==> job 4478 <==
// ALU
module ALU (
    input Clk,
    input Reset,
    input [7:0] operand_A, operand_B,
    input [3:0] Sel,
    output [7:0] Out,
    output [3:0] Flag);
clock: 12.2 ns
lec_check: 0
cap_margin: 20
core_margin: 2
core_utilization: 72
cts_cluster_diameter: 175
cts_cluster_size: 96
slew_margin: 20
tns_end_percent: 5
run.sh (not shown) runs the stock make flow with config.mk's settings and CLKGATE_MAP_FILE=.
==> inputs of job 5085, as changes to job 4478 <==
Settings changed: CAP_MARGIN 20 to 10, CTS_CLUSTER_DIAMETER 175 to not set, CTS_CLUSTER_SIZE 96 to not set, GPL_TIMING_DRIVEN set to 1, HOLD_SLACK_MARGIN set to -0.1, MAX_ROUTING_LAYER set to met5, PLACE_DENSITY set to 0.64, SETUP_SLACK_MARGIN set to -0.9, TNS_END_PERCENT 5 to 80.
==> flow/constraint.sdc (replaced) <==
create_clock -name core_clock -period 11.7 [get_ports {Clk}]
set_input_delay 2.3400 -clock core_clock [delete_from_list [all_inputs] [get_ports {Clk}]]
set_output_delay 2.3400 -clock core_clock [all_outputs]
set_load 0.01 [all_outputs]
==> comparison <==
- Job 4478 did not get past global routing (5_1_grt). Job 5085 ran to the end with violations: negative setup slack.
- In synthesized cell count, job 5085 and job 4478 do not differ.
- In area after synthesis, job 4478 and job 5085 do not differ.
- Die size is the same in job 4478 and job 5085.
==> figures <==
| item | job 5085 | job 4478 |
|---|---|---|
| Outcome | finished with violations | aborted with a tool error |
| Last stage reached | - | global routing (5_1_grt) |
| Layout check failures | negative setup slack | - |
| Pre-CTS setup slack | -1.585 ns | -0.8363 ns |
| Buffers inserted by post-CTS timing repair | 15 | 26 |
| Post_cts resized | 13 | 46 |
| Placer's final routability congestion estimate | 1.131 | 1.251 |
| Area fraction in and, or, nand and nor cells | 0.2253 | 0.2253 |
| Placed cell area | 7507 µm² | 7631 µm² |
| Fa+ha+maj area frac | 0.3055 | 0.3055 |
| Htree depth | 1 | 1 |
| Post-placement cell count | 1,050 | 1,051 |
| HPWL reported at the end of detailed placement | 17.24 mm | 17.39 mm |

* * *

==> build 38: inputs <==
==> flow/design.v <==
module ALU (
    input Clk,
    input Reset,
    input [7:0] operand_A, operand_B,
    input [3:0] Sel,
    output [7:0] Out,
    output [3:0] Flag);
    reg [7:0] Result;
    reg [3:0] FlagCpy;
    reg [7:0] nResult;
    reg [3:0] nFlag;
    reg [8:0] extendResult;
    reg [15:0] extendResult1;
    assign Out = Result;
    assign Flag = FlagCpy;
    always @(*)
    begin
        nResult = Result;
        nFlag = FlagCpy;
        extendResult = 9'd0;
        extendResult1 = 16'd0;
        case(Sel)
            4'h0:
                begin
                    extendResult = operand_A + operand_B;
                    if(extendResult >> 8 == 1)
                        nFlag = nFlag | 4'b0010;
                    else
                        nResult = extendResult[7:0];
                end
            4'h1:
                begin
                    if(operand_A < operand_B)
                        nFlag = nFlag | 4'b1000;
                    else
                        nResult = operand_A - operand_B;
                end
            4'h2:
                begin
                    extendResult1 = operand_A * operand_B;
                    if(extendResult1 >> 8 != 0)
                        nFlag = nFlag | 4'b0100;
                    else
                        nResult = operand_A * operand_B;
                    if(nResult == 0)
                        nFlag = nFlag | 4'b0001;
                end
            4'h3:
                begin
                    if(operand_A < operand_B)
                        nFlag = nFlag | 4'b1000;
                    else if(operand_B == 0)
                        nResult = 8'hFF;
                    else
                        nResult = operand_A / operand_B;
                    if(nResult == 0)
                        nFlag = nFlag | 4'b0001;
                end
            4'h4:
                begin
                extendResult1 = operand_A << operand_B;
                if(operand_B > 8 || (operand_A==1&&operand_B==8))
                    nFlag = nFlag | 4'b0010;
                else
                    begin
                    extendResult1 = operand_A << operand_B;
                    if(extendResult1 << 8 != 0)
                        nFlag = nFlag | 4'b0010;
                    else
                        nResult = operand_A << operand_B;
                    end
                if(nResult == 0)
                    nFlag = nFlag | 4'b0001;
                end
            4'h5:
                begin
                nResult = operand_A >> operand_B;
                if(nResult == 0)
                    nFlag = nFlag | 4'b0001;
                if(operand_B > 8 || (operand_B == 8 && operand_A==1) || (operand_B==7&&(operand_A == 2 || operand_A==3)) || operand_B==6&&(operand_A<=7&&operand_A>=4) || operand_B==5&&(operand_A<=15&&operand_A>=8) || operand_B==4&&(operand_A<=31&&operand_A>=16))
                    nFlag = nFlag | 4'b1000;
                end
            4'h6:
                begin
                nResult = operand_A & operand_B;
                if(nResult == 0)
                    nFlag = nFlag | 1;
                end
            4'h7:
                begin
                nResult = operand_A | operand_B;
                if(nResult == 0)
                    nFlag = nFlag | 1;
                end
            4'h8:
                begin
                nResult = operand_A ^ operand_B;
                if(nResult == 0)
                    nFlag = nFlag | 1;
                end
            4'h9:
                begin
                nResult = ~(operand_A ^ operand_B);
                if(nResult == 0)
                    nFlag = nFlag | 1;
                end
            4'hA:
                begin
                nResult = ~(operand_A & operand_B);
                if(nResult == 0)
                    nFlag = nFlag | 1;
                end
            4'hB:
                begin
                nResult = ~(operand_A | operand_B);
                if(nResult == 0)
                    nFlag = nFlag | 1;
                end
            default:
                nResult = 8'h00;
        endcase
    end
    always @(posedge Clk, posedge Reset)
    begin
        if(Reset) begin
            Result <= 8'h00;
            FlagCpy <= 4'b0000;
        end else begin
            Result <= nResult;
            FlagCpy <= nFlag;
        end
    end
endmodule
==> flow/run.sh <==
#!/bin/bash
# the make line also repeats each setting of config.mk as NAME=value (left out here)
make -C /OpenROAD-flow-scripts/flow DESIGN_CONFIG=/design/flow/config.mk WORK_HOME=/design/flow/orfs CLKGATE_MAP_FILE= finish
==> flow/config.mk <==
export PLATFORM = sky130hd
export DESIGN_NAME = ALU
export DESIGN_NICKNAME = ALU
export VERILOG_FILES = /design/flow/design.v
export SDC_FILE = /design/flow/constraint.sdc
export NUM_CORES = 4
export LEC_CHECK = 0
export ABC_AREA = 1
export CAP_MARGIN = 20
export CORE_ASPECT_RATIO = 1.4
export CORE_MARGIN = 2
export CORE_UTILIZATION = 72
export CTS_CLUSTER_DIAMETER = 400
export CTS_CLUSTER_SIZE = 98
export SETUP_SLACK_MARGIN = 1.1
export SLEW_MARGIN = 20
export TNS_END_PERCENT = 5
==> flow/constraint.sdc <==
create_clock -name core_clock -period 6.35 [get_ports {Clk}]
set_input_delay 1.2700 -clock core_clock [delete_from_list [all_inputs] [get_ports {Clk}]]
set_output_delay 1.2700 -clock core_clock [all_outputs]
set_load 0.01 [all_outputs]
==> trial 78: changes against build 38 <==
- ABC_AREA: 1 -> not set
- CORE_ASPECT_RATIO: 1.4 -> not set
- CORE_UTILIZATION: 72 -> 40
- CTS_CLUSTER_DIAMETER: 400 -> not set
- CTS_CLUSTER_SIZE: 98 -> not set
- SETUP_SLACK_MARGIN: 1.1 -> not set
- TNS_END_PERCENT: 5 -> not set
==> flow/constraint.sdc (replaced) <==
create_clock -name core_clock -period 13.5 [get_ports {Clk}]
set_input_delay 2.7000 -clock core_clock [delete_from_list [all_inputs] [get_ports {Clk}]]
set_output_delay 2.7000 -clock core_clock [all_outputs]
set_load 0.01 [all_outputs]
==> qor summary <==
item                                                                                                     build 38    trial 78
Core ar.                                                                                                 9790 µm²   16000 µm²
Distinct lib cells                                                                                             53          87
Fraction of synthesized area in multiplexers                                                                    0      0.0561
Post-synthesis share of cell area spent on full adders, half adders and majority gates                      0.281       0.306
Run status                                                                              aborted with a tool error  no timing/DRC/antenna violations
Stage where the flow stopped                                                                       global routing           -
Area share of xor/xnor cells in the synthesized design                                                     0.0294      0.0346
Die span in y                                                                                              122 µm      132 µm
Post-CTS resize count                                                                                         122           6
Sum of net half-perimeters after detailed placement                                                      21500 µm    17500 µm
Pre-placement core utilization                                                                              0.731       0.412
Post-placement cell count                                                                                    1435        1118
Part of the Yosys area used for sequential elements                                                        0.0420      0.0456
Summed standard-cell area reported by yosys                                                              7150 µm²    6590 µm²
Cell with the most instances after synthesis                                                              nand2_1      nor2_1
# rows                                                                                                         43          46
Post-synthesis cell count from yosys                                                                         1178         881
Nets at Floorplan                                                                                            1338        1041
Gate count after technology mapping                                                                          1178         881
Area fraction of the dominant cell type after synthesis                                                     0.175       0.190
AND/OR/NAND/NOR Cells, Area Fraction                                                                        0.337       0.225
Die Size                                                                                                10800 µm²   17500 µm²
Cell area after placement                                                                                8450 µm²    7260 µm²

* * *

==> job 2802: inputs <==
// ALU: RTL as listed in full above, without the edits since
Settings: LEC_CHECK=0, CAP_MARGIN=10, CORE_MARGIN=2, CORE_UTILIZATION=72, GPL_TIMING_DRIVEN=1, HOLD_SLACK_MARGIN=-0.1, MAX_ROUTING_LAYER=met5, PLACE_DENSITY=0.65, SETUP_SLACK_MARGIN=-0.9, SLEW_MARGIN=20, TNS_END_PERCENT=80; clock period 12.3 ns.
==> job 2532 (differences from job 2802) <==
CAP_MARGIN = 20   (was 10)
CORE_UTILIZATION = 39   (was 72)
GPL_TIMING_DRIVEN = default   (was 1)
HOLD_SLACK_MARGIN = default   (was -0.1)
MAX_ROUTING_LAYER = default   (was met5)
PLACE_DENSITY = default   (was 0.65)
SETUP_SLACK_MARGIN = default   (was -0.9)
TNS_END_PERCENT = default   (was 80)
==> flow/constraint.sdc (replaced) <==
create_clock -name core_clock -period 16.4 [get_ports {Clk}]
set_input_delay 3.2800 -clock core_clock [delete_from_list [all_inputs] [get_ports {Clk}]]
set_output_delay 3.2800 -clock core_clock [all_outputs]
set_load 0.01 [all_outputs]
==> job 6929 (differences from job 2802) <==
HOLD_SLACK_MARGIN = default   (was -0.1)
MAX_ROUTING_LAYER = met4   (was met5)
PLACE_DENSITY = 0.37   (was 0.65)
SETUP_SLACK_MARGIN = 0.47   (was -0.9)
==> flow/constraint.sdc (replaced) <==
create_clock -name core_clock -period 9.28 [get_ports {Clk}]
set_input_delay 1.8560 -clock core_clock [delete_from_list [all_inputs] [get_ports {Clk}]]
set_output_delay 1.8560 -clock core_clock [all_outputs]
set_load 0.01 [all_outputs]
==> results <==
|  | job 2802 | job 2532 | job 6929 |
|---|---|---|---|
| GPL Wtd Cong | 1.12 | 1.02 | 1.22 |
| Flops | 12 | 12 | - |
| Placed cell area | 0.00745 mm^2 | 0.00713 mm^2 | 0.00771 mm^2 |
| Clock share of power | 5.6% | 8.5% | - |
| Worst skew pair latency | 0.25 ns | 0.23 ns | - |
| Slowest stage cell on the critical path | sky130_fd_sc_hd__a2111oi_4 | sky130_fd_sc_hd__nor4_2 | - |
| Reported leakage power | 3.51 nW | 3.15 nW | - |
| Hold-critical path depth | 1 | 1 | - |
| Actual transition at the worst max-transition pin | 1.13 ns | 1.03 ns | - |
| Power Sequential | 0.0536 mW | 0.0401 mW | - |
| Outcome | finished with violations | no timing/DRC/antenna violations | did not finish |
| Stage where the flow stopped | - | - | global routing |
| Reasons for failing layout checks | negative setup slack | - | - |
| Die Height | 99.6 um | 134 um | 99.6 um |
| Combined buffer and inverter count along the critical path | 4 | 4 | - |
| Type of element capturing the critical path | flip-flop | flip-flop | - |
| Min-delay worst type | reg2reg | reg2reg | - |
| Setup-failing EPs final | 3 | 0 | - |
| # DRC | 0 | 0 | - |
| Die Span X | 99.6 um | 134 um | 99.6 um |
| Net switching power | 0.456 mW | 0.259 mW | - |
| Worst Slack Setup Final | -1.68 ns | 1.06 ns | - |
| Violation count after the first detailed-routing iteration | 1947 | 880 | - |
| Switching portion of total power | 56.6% | 51.9% | - |
| Root buf cell | sky130_fd_sc_hd__clkbuf_8 | sky130_fd_sc_hd__clkbuf_16 | sky130_fd_sc_hd__clkbuf_8 |
| Most area-hungry cell class in the final design | multi-input combinational cells | multi-input combinational cells | - |

* * *

==> inputs of 06-02 <==
RTL: the design.v shown in full above, as it stands there.
clock: 17.0 ns
lec_check: 0
cap_margin: 10
cell_pad_in_sites_global_placement: 2
core_margin: 2
core_utilization: 30
cts_cluster_size: 47
gpl_routability_driven: 0
gpl_timing_driven: 0
max_routing_layer: met4
place_density: 0.65
setup_slack_margin: 4.75
slew_margin: 25
tns_end_percent: 20
==> inputs of 03-24, as changes to 06-02 <==
ABC_AREA = 1   (was default)
CAP_MARGIN = 20   (was 10)
CELL_PAD_IN_SITES_GLOBAL_PLACEMENT = default   (was 2)
CORE_UTILIZATION = 58   (was 30)
CTS_CLUSTER_SIZE = default   (was 47)
GPL_ROUTABILITY_DRIVEN = default   (was 0)
GPL_TIMING_DRIVEN = default   (was 0)
MAX_ROUTING_LAYER = default   (was met4)
PLACE_DENSITY = default   (was 0.65)
PLACE_DENSITY_LB_ADDON = 0.06   (was default)
SETUP_SLACK_MARGIN = default   (was 4.75)
SLEW_MARGIN = 20   (was 25)
TNS_END_PERCENT = default   (was 20)
==> flow/constraint.sdc (replaced) <==
create_clock -name core_clock -period 9.28 [get_ports {Clk}]
set_input_delay 1.8560 -clock core_clock [delete_from_list [all_inputs] [get_ports {Clk}]]
set_output_delay 1.8560 -clock core_clock [all_outputs]
set_load 0.01 [all_outputs]
==> comparison table <==
quantity	06-02	03-24
Run status	finished clean	finished with violations
Layout check failures	-	negative setup slack
Final instance count without filler cells	1,237	1,466
Fin nets	1,119	1,480
First-pass DRT Iterations	5	7
Met1 usage in global routing	31.7%	48.8%
Proportion of power drawn by flip-flops and latches	7.0%	6.0%
Fraction of area in multi-input gates	75.9%	69.2%
DR vias/cell	5.79	6.01
Post-route cell area	0.00823 mm^2	0.00928 mm^2
Cell count after placement	1,193	1,417
Wire length on met3	1.49 mm	2.87 mm
Placed instance area	0.00753 mm^2	0.00826 mm^2
Hold slack final	467 ps	465 ps
Yosys stat cell total	881	1,178

* * *

==> 04-14 <==
Starts from the design.v that is shown in full above.
Settings: LEC_CHECK=0, ABC_AREA=1, CAP_MARGIN=5, CORE_MARGIN=2, CORE_UTILIZATION=70, CTS_CLUSTER_DIAMETER=40, CTS_CLUSTER_SIZE=72, SLEW_MARGIN=20, TNS_END_PERCENT=5; clock period 7.04 ns.
==> 01-13 (differences from 04-14) <==
==> flow/config.mk (replaced) <==
export PLATFORM = sky130hd
export DESIGN_NAME = ALU
export DESIGN_NICKNAME = ALU
export VERILOG_FILES = /design/flow/design.v
export SDC_FILE = /design/flow/constraint.sdc
export NUM_CORES = 4
export LEC_CHECK = 0
export CAP_MARGIN = 20
export CORE_MARGIN = 10
export CORE_UTILIZATION = 31
export SLEW_MARGIN = 20
export TNS_END_PERCENT = 15
==> flow/constraint.sdc (replaced) <==
create_clock -name core_clock -period 13.5 [get_ports {Clk}]
set_input_delay 2.7000 -clock core_clock [delete_from_list [all_inputs] [get_ports {Clk}]]
set_output_delay 2.7000 -clock core_clock [all_outputs]
set_load 0.01 [all_outputs]
==> 05-11 (differences from 04-14) <==
--- a/flow/config.mk
+++ b/flow/config.mk
@@ -7,4 +7,3 @@
 export LEC_CHECK = 0
-export ABC_AREA = 1
-export CAP_MARGIN = 5
+export CAP_MARGIN = 10
 export CORE_MARGIN = 2
@@ -12,4 +11,9 @@
 export CTS_CLUSTER_DIAMETER = 40
-export CTS_CLUSTER_SIZE = 72
+export CTS_CLUSTER_SIZE = 32
+export GPL_TIMING_DRIVEN = 1
+export HOLD_SLACK_MARGIN = -0.1
+export MAX_ROUTING_LAYER = met5
+export PLACE_DENSITY = 0.65
+export SETUP_SLACK_MARGIN = -0.9
 export SLEW_MARGIN = 20
-export TNS_END_PERCENT = 5
+export TNS_END_PERCENT = 80
==> flow/constraint.sdc (replaced) <==
create_clock -name core_clock -period 11.8 [get_ports {Clk}]
set_input_delay 2.3600 -clock core_clock [delete_from_list [all_inputs] [get_ports {Clk}]]
set_output_delay 2.3600 -clock core_clock [all_outputs]
set_load 0.01 [all_outputs]
==> summary of the runs <==
Clock skew: 05-11 is higher than 01-13 (0.90 ps).
05-11 finished with negative setup slack left. 01-13 passed the timing, DRC and antenna checks. 04-14 ended with an error in global routing.
Combinational power: 05-11 is higher than 01-13 (40%).
Against 01-13, the register-to-register slack of 05-11 is lower by 1900 ps.
Against 05-11, the non-clock buffer count of 01-13 is lower by 18.
Of 01-13 and 05-11, 05-11 has the higher routed wire length (gap about 26%, measured against 05-11).
Clock-buffer cell count is the same in 05-11 and 01-13.
Sequential cell count is the same in 05-11 and 01-13.
Of 01-13 and 05-11, 01-13 has the higher setup slack (gap 2200 ps).
Utilization: 01-13 is lower than 05-11 (49 points).
Against 01-13, the cell area of 05-11 is larger by 1.4%.
Power figures rest on the tool's default switching activity, not on a simulated workload.
